## run A
## mips
module mips (
        input  wire        clk,
        input  wire        rst,
        input  wire [4:0]  ra3,
        input  wire [31:0] instr,
        input  wire [31:0] rd_dm,
        output wire        we_dm,
        output wire [31:0] pc_current,
        output wire [31:0] alu_out,
        output wire [31:0] wd_dm,
        output wire [31:0] rd3,
        output wire [31:0] wd_rf,
        output wire [4:0] rf_wa
    );
    wire       jal;
    wire       branch;
    wire       jump;
    wire       reg_jump;
    wire       reg_dst;
    wire       we_reg;
    wire       alu_src;
    wire       dm2reg;
    wire       we_hilo;
    wire       hilo_sel;
    wire       alu_out_sel;
    wire       shift_mux_sel;
    wire [2:0] alu_ctrl;
    datapath dp (
            .clk            (clk),
            .rst            (rst),
            .jal            (jal),
            .branch         (branch),
            .jump           (jump),
            .reg_jump       (reg_jump),
            .reg_dst        (reg_dst),
            .we_reg         (we_reg),
            .alu_src        (alu_src),
            .dm2reg         (dm2reg),
  ...
Size in the first run: roughly 8700 cells after synthesis, roughly 1100 flip-flops, ~240 I/O pins, about 0.10 mm^2 of cells after synthesis.
clock: 15.2 ns
lec_check: 0
cap_margin: 20
cell_pad_in_sites_global_placement: 1
core_aspect_ratio: 1.12
core_margin: 2
core_utilization: 65
gpl_timing_driven: 1
max_routing_layer: met4
place_density: 0.6
setup_slack_margin: -1.07
slew_margin: 25
tns_end_percent: 5
run.sh (not shown) runs the stock make flow with config.mk's settings and CLKGATE_MAP_FILE=.
Stage in which a tool error killed run A: global routing.
[inputs] run B vs run A
Settings: removing MAX_ROUTING_LAYER (formerly met4); removing CELL_PAD_IN_SITES_GLOBAL_PLACEMENT (formerly 1); changing CORE_UTILIZATION from 65 to 40; removing GPL_TIMING_DRIVEN (formerly 1); changing SLEW_MARGIN from 25 to 20; removing TNS_END_PERCENT (formerly 5); changing SETUP_SLACK_MARGIN from -1.07 to 1.0; removing CORE_ASPECT_RATIO (formerly 1.12); changing the clock period (ns, I/O delays scaled along) from 15.2 to 19.0.
--- outcome ---
- Run B finished every step from synthesis to the final layout, and the layout passed the timing, DRC and antenna checks.
- Going from run A to run B, die extent in x grows by about 35%.
- Worst setup slack before clock tree synthesis, run A and run B: larger value in run B
- The lower die size came out of run A.
- Between run A and run B, the flow reports global placement routability congestion decreasing by more than 10%.
- Higher total instance count after detailed placement was reported by run B, not run A.
- Synthesized-area fraction occupied by xor and xnor cells: run B vs run A identical
Here is what was changed in the inputs of run C compared with run B.
Settings: CORE_UTILIZATION changed from 40 to 21.
--- outcome ---
Clock-pin transition on the worst setup and hold timing paths delta (run B -> run C): insignificant
Worst-path maximum fanout, run C and run B, higher one = run B.
Run C vs. run B: routed wire length climbed 4.2 mm, layout net count climbed about 0.8%.

* * *

run 1:
mips again, from the RTL that the note above started with.
clock: 15.2 ns
lec_check: 0
cap_margin: 20
cell_pad_in_sites_global_placement: 1
core_aspect_ratio: 1.12
core_margin: 2
core_utilization: 63
cts_cluster_diameter: 97
gpl_timing_driven: 1
max_routing_layer: met4
setup_slack_margin: 2.58
slew_margin: 25
tns_end_percent: 5
In the summary table, run 1 is marked failed, with error ODB-0269 raised in global routing (5_1_grt).
What run 2 does differently from run 1 at the input level:
- CORE_UTILIZATION changed from 63 to 55
- PLACE_DENSITY newly set to 0.43
- SETUP_SLACK_MARGIN changed from 2.58 to 1.0
- CTS_CLUSTER_DIAMETER removed (was 97)
- CORE_ASPECT_RATIO removed (was 1.12)
- TNS_END_PERCENT removed (was 5)
- MAX_ROUTING_LAYER removed (was met4)
- CELL_PAD_IN_SITES_GLOBAL_PLACEMENT removed (was 1)
- SLEW_MARGIN changed from 25 to 20
- GPL_TIMING_DRIVEN removed (was 1)
- the clock period (ns, I/O delays scaled along) changed from 15.2 to 18.5
==> results <==
- Looking at the reports, run 2 completed the entire flow and the layout it produced met the timing, DRC and antenna checks.
- Per the comparison of run 2 with run 1, count of instances resized after the clock tree is built now smaller; die size went up 0.024 mm2; number of cells after detailed placement held steady.
- Number of nets at floorplan delta (run 2 -> run 1): insignificant
- Re register area share after synthesis: no difference whatsoever between run 1 and run 2.
- From run 1 to run 2 the numbers moved as follows: estimated wirelength of the detail-placed design went down; fraction of the core area occupied by cells at floorplan moved down.
> inputs changed (run 2 -> run 3)
- a change of PLACE_DENSITY from 0.43 to 0.6
- a change of SETUP_SLACK_MARGIN from 1.0 to 4.65
- a change of CORE_UTILIZATION from 55 to 68
- an added CTS_CLUSTER_SIZE of 40
- a change of the clock period (ns, I/O delays scaled along) from 18.5 to 16.2
Run 3 | ERROR | global routing (5_1_grt)
As far as fraction of the mapped netlist area in adder cells goes, run 3 and run 2 are indistinguishable; the numbers are identical.
Area figure in the yosys stat output came out exactly the same in run 2 and run 3.
The final weighted congestion in routability-driven placement in run 2 is 0.932 times that in run 3.
Hold buffer count at CTS: run 2 vs run 3 identical
Number of top-level design ports: run 3 vs run 2 identical
Looking at number of instances in the placed design, run 3 sits below run 2.
Comparing run 3 against run 2, there is no change at all in post-synthesis xor/xnor area fraction.
Run 3 against run 2: area of the core now sits lower, die size now sits lower.
Number of cells upsized or downsized after cts | run 3 above run 2
## Diff of input files: run 4 against run 3
- removing CTS_CLUSTER_SIZE (formerly 40)
- changing SETUP_SLACK_MARGIN from 4.65 to 3.91
- changing CORE_UTILIZATION from 68 to 58
- changing the clock period (ns, I/O delays scaled along) from 16.2 to 14.9
==> comparison <==
Every stage of run 4 finished as expected; the final checks, on the other hand, flagged setup timing, which means the layout fails.
| detailed placer's ending HPWL | lower: run 4 |
Run 4 vs run 3: die area up by more than 10%
Taking run 3 as the reference, in run 4 summed instance area of the synthesized netlist roughly the same; vertical extent of the die higher.

* * *

mips again, from the RTL that the note above started with.
make LEC_CHECK=0 ABC_AREA=1 CAP_MARGIN=5 CORE_MARGIN=7 CORE_UTILIZATION=40 CTS_CLUSTER_DIAMETER=132 GPL_TIMING_DRIVEN=0 HOLD_SLACK_MARGIN=0.15 MAX_ROUTING_LAYER=met4 MIN_ROUTING_LAYER=met2 PLACE_DENSITY_LB_ADDON=0.06 SLEW_MARGIN=20 finish   # period 19.7 ns
The starting point ended with an error in global routing with GRT-0116.
==> next run, changes <==
ABC_AREA = default   (was 1)
CAP_MARGIN = 10   (was 5)
CORE_MARGIN = 2   (was 7)
CORE_UTILIZATION = 71   (was 40)
CTS_CLUSTER_DIAMETER = default   (was 132)
CTS_CLUSTER_SIZE = 23   (was default)
GPL_TIMING_DRIVEN = default   (was 0)
HOLD_SLACK_MARGIN = default   (was 0.15)
MAX_ROUTING_LAYER = default   (was met4)
MIN_ROUTING_LAYER = default   (was met2)
PLACE_DENSITY = 0.6   (was default)
PLACE_DENSITY_LB_ADDON = default   (was 0.06)
SETUP_SLACK_MARGIN = -0.76   (was default)
clock period = 12.5 ns   (was 19.7 ns; I/O delays follow)
What happened: The changed run never finished: it broke off in global routing, error GRT-0116. Die area fell by 48%. Area after synthesis drops by 4.9%. Synthesized cell count is lower by 38%.
==> next run, changes <==
CAP_MARGIN = 20   (was 10)
CORE_UTILIZATION = 68   (was 71)
CTS_CLUSTER_SIZE = 40   (was 23)
HOLD_SLACK_MARGIN = 0.3   (was default)
SETUP_SLACK_MARGIN = -0.96   (was -0.76)
clock period = 16.2 ns   (was 12.5 ns; I/O delays follow)
Outcome: The changed run did not get past global routing. Area after synthesis does not change. Die size came out higher by 4.4%. Synthesized cell count is unchanged.
